==> trial 2 <==
// awstm
module awstm(
        pps,
        tevt,
        evt,
        rst_n,
        clk
    );
export LEC_CHECK = 0
export ABC_AREA = 1
export CAP_MARGIN = 0
export CELL_PAD_IN_SITES_GLOBAL_PLACEMENT = 0
export CORE_ASPECT_RATIO = 1.5
export CORE_MARGIN = 2
export CORE_UTILIZATION = 71
export CTS_CLUSTER_DIAMETER = 356
export CTS_CLUSTER_SIZE = 14
export GPL_TIMING_DRIVEN = 1
export HOLD_SLACK_MARGIN = 0.29
export MIN_ROUTING_LAYER = met1
export PLACE_DENSITY_LB_ADDON = 0.06
export SETUP_SLACK_MARGIN = 0.12
export SLEW_MARGIN = 10
create_clock -name core_clock -period 0.799 [get_ports {clk}]
run.sh (not shown) runs the stock make flow with config.mk's settings and CLKGATE_MAP_FILE=.
==> inputs of build 37, as changes to trial 2 <==
==> flow/config.mk (replaced) <==
export PLATFORM = sky130hd
export DESIGN_NAME = awstm
export DESIGN_NICKNAME = awstm
export VERILOG_FILES = /design/flow/design.v
export SDC_FILE = /design/flow/constraint.sdc
export NUM_CORES = 4
export LEC_CHECK = 0
export ABC_AREA = 1
export CAP_MARGIN = 20
export CORE_MARGIN = 2
export CORE_UTILIZATION = 70
export CTS_CLUSTER_SIZE = 16
export HOLD_SLACK_MARGIN = -0.1
export SETUP_SLACK_MARGIN = 0.77
export SLEW_MARGIN = 20
==> flow/constraint.sdc (replaced) <==
create_clock -name core_clock -period 2.86 [get_ports {clk}]
set_input_delay 0.5720 -clock core_clock [delete_from_list [all_inputs] [get_ports {clk}]]
set_output_delay 0.5720 -clock core_clock [all_outputs]
set_load 0.01 [all_outputs]
==> comparison table <==
item	trial 2	build 37
Area of the die	23000 um2	23300 um2
Result of the run	aborted with a tool error	aborted with a tool error
Failing step	3_5_place_dp	5_1_grt
Post-synthesis sequential element count	169	169
Pre-placement core utilization	0.716	0.710
Die height	185 um	153 um
Core outline area	21600 um2	21800 um2
Share of synthesized registers carrying an async set or reset	1.00	1.00
Basic-gate share of the synthesized area counting and, or, nand and nor cells	0.341	0.341
Mux area share	0	0
Die X	124 um	153 um
Number of instances in the synthesized netlist	2376	2376
Num rows	66	54
Final RePlAce weighted congestion	1.06	1.00

==> job 1983 <==
==> flow/design.v <==
`timescale 1ns / 1ps
module awstm(
        pps,
        tevt,
        evt,
        rst_n,
        clk
    );
    input pps;
    input [31:0] tevt;
    output [31:0] evt;
    input rst_n;
    input clk;
    reg r_pps, r_awspps;
    reg [26:0] r_tcyc;       
    reg [26:0] r_td;         
    reg [30:0] r_awstm;      
    reg [30:0] r_tmev_next;  
    reg [31:0] r_set_tmev;  
    reg [10:0] r_tcor;       
    reg [10:0] r_tcor_max;   
    reg r_pps_lock;          
    wire evt_pps;            
    parameter [26:0] p_cyc_per_sec  = 27'd9_999;   
    parameter [26:0] p_pps_to       = 27'd14_999;  
    parameter [30:0] p_awstm_max    = 31'd99_999;   
    assign evt = r_set_tmev;
    assign evt_pps = pps & ~r_pps;
    wire [26:0] td_abs;
    wire [25:0] tmp1_td_abs;
    wire [25:0] tmp2_td_abs;
    wire [10:0] tmp_tcor_max;
    assign td_abs = (r_td[26] ? (~r_td + 17'd1): r_td);
    genvar i;
    assign tmp1_td_abs[25] = td_abs[25];  
    generate 
        for(i = 24; i >= 0; i=i-1) begin :g_tmp1_td_abs
            assign tmp1_td_abs[i] = td_abs[i+1] | td_abs[i];  
        end 
    endgenerate
    assign tmp2_td_abs[25] = tmp1_td_abs[25];
    generate
        for(i = 24; i >= 0; i=i-1) begin: g_tmp2_td_abs
            assign tmp2_td_abs[i] = tmp1_td_abs[i+1] ^ tmp1_td_abs[i];
        end
    endgenerate
    assign tmp_tcor_max[2:0] = 3'b000;
    generate 
        for(i = 0; i < 7; i=i+1) begin: g_tmp_tcor_max
            assign tmp_tcor_max[i+3] = tmp2_td_abs[25-i]; 
        end
    endgenerate
    assign tmp_tcor_max[10] = (tmp1_td_abs[20] & !tmp2_td_abs[20] ? 1'b0 : 1'b1); 
    always @(posedge clk or negedge rst_n) begin
        if(rst_n == 1'b0) begin
            r_pps <= 1'b0;
            r_awspps <= 1'b0;
            r_pps_lock <= 1'b0;
            r_tcyc <= 27'd0;
            r_td <= 27'd0;
            r_tcor <= 11'd0;
            r_tcor_max <= 11'd1024;
            r_awstm <= 31'd0;
            r_tmev_next <= 31'd0;
            r_set_tmev <= 32'd0;
        end else begin
            r_pps <= pps;
            r_tcyc <= r_tcyc + 1;
            r_tcor_max <= tmp_tcor_max;
            if(r_tcor >= r_tcor_max) begin
                r_tcor <= 10'd0;
            end else begin
                r_tcor <= r_tcor + 1;
            end
            if(r_tcyc == p_cyc_per_sec) begin
                r_awspps <= 1'b1;
            end else begin
                r_awspps <= 1'b0;
            end
            if(evt_pps) begin
                r_pps_lock <= 1'b1;
                r_tcyc <= 27'd0;
                r_td <= r_td + p_cyc_per_sec + ~r_tcyc + 27'd1;
            end else begin
                if(r_tcyc == p_pps_to) begin  
                    r_pps_lock <= 1'b0;
                    r_tcyc <= (p_pps_to - p_cyc_per_sec);     
                end                
            end
            if(r_awstm >= p_awstm_max) begin
                r_awstm <= 31'd0;
            end else begin
                if(r_tcor == r_tcor_max) begin
                    if(r_td[26]) begin  
                        r_awstm <= r_awstm;
                        r_td <= r_td + 27'd1;
                    end else begin  
                        r_awstm <= r_awstm + 31'd2;
                        r_td <= r_td - 27'd1;
                    end
                end else begin
                    r_awstm <= r_awstm + 31'd1;
                end
            end
            if(r_tmev_next == r_awstm || (r_tmev_next + 31'd1) == r_awstm) begin
                r_set_tmev <= {r_pps_lock, r_awstm};
                r_tmev_next <= r_tmev_next + tevt;
            end
            if(r_tmev_next > p_awstm_max) begin
                r_tmev_next <= r_tmev_next + ~p_awstm_max + 31'd1;
            end             
        end
    end
endmodule
==> flow/run.sh <==
#!/bin/bash
# the make line also repeats each setting of config.mk as NAME=value (left out here)
make -C /OpenROAD-flow-scripts/flow DESIGN_CONFIG=/design/flow/config.mk WORK_HOME=/design/flow/orfs CLKGATE_MAP_FILE= finish
==> flow/config.mk <==
export PLATFORM = sky130hd
export DESIGN_NAME = awstm
export DESIGN_NICKNAME = awstm
export VERILOG_FILES = /design/flow/design.v
export SDC_FILE = /design/flow/constraint.sdc
export NUM_CORES = 4
export LEC_CHECK = 0
export ABC_AREA = 1
export CAP_MARGIN = 5
export CELL_PAD_IN_SITES_GLOBAL_PLACEMENT = 0
export CORE_ASPECT_RATIO = 0.5
export CORE_MARGIN = 2
export CORE_UTILIZATION = 41
export CTS_CLUSTER_DIAMETER = 250
export CTS_CLUSTER_SIZE = 99
export GPL_TIMING_DRIVEN = 0
export MIN_ROUTING_LAYER = met1
export PLACE_DENSITY_LB_ADDON = 0.07
export SETUP_SLACK_MARGIN = -0.23
export SLEW_MARGIN = 10
==> flow/constraint.sdc <==
create_clock -name core_clock -period 2.52 [get_ports {clk}]
set_input_delay 0.5040 -clock core_clock [delete_from_list [all_inputs] [get_ports {clk}]]
set_output_delay 0.5040 -clock core_clock [all_outputs]
set_load 0.01 [all_outputs]
==> inputs of job 3096, as changes to job 1983 <==
==> flow/config.mk (replaced) <==
export PLATFORM = sky130hd
export DESIGN_NAME = awstm
export DESIGN_NICKNAME = awstm
export VERILOG_FILES = /design/flow/design.v
export SDC_FILE = /design/flow/constraint.sdc
export NUM_CORES = 4
export LEC_CHECK = 0
export CAP_MARGIN = 20
export CORE_MARGIN = 2
export CORE_UTILIZATION = 40
export PLACE_DENSITY = 0.6
export SETUP_SLACK_MARGIN = -0.24
export SLEW_MARGIN = 20
==> flow/constraint.sdc (replaced) <==
create_clock -name core_clock -period 4.27 [get_ports {clk}]
set_input_delay 0.8540 -clock core_clock [delete_from_list [all_inputs] [get_ports {clk}]]
set_output_delay 0.8540 -clock core_clock [all_outputs]
set_load 0.01 [all_outputs]
==> results <==
                                                                                          job 1983        job 3096
Status                                                                  complete, but fails checks  finished clean
Layout check failures                                                                 setup timing               -
Largest stage delay on the critical path                                                   0.46 ns         0.48 ns
Core area                                                                                37220 µm²       33700 µm²
Post-synthesis share of cell area spent on and, or, nand and nor gates                      0.3407          0.1934
Height of the chip                                                                        141.2 µm        189.2 µm
Placed cells                                                                                  2949            2068
Worst hold slack across all endpoints                                                   0.08108 ns       0.2755 ns
Compound-Gate Fraction of Synth Area                                                        0.1302          0.1853
Avg Cell Area, Syn                                                                       6.498 µm²       8.648 µm²
Routed wire length on met2                                                                21240 µm        16090 µm
Combinational cell power                                                                   8.75 mW         6.47 mW
Layout area overhead                                                                        14.68%          13.02%
Setup bufs post-CTS                                                                              8               0
No activity file was given, so power comes from the tool's default toggle rates.
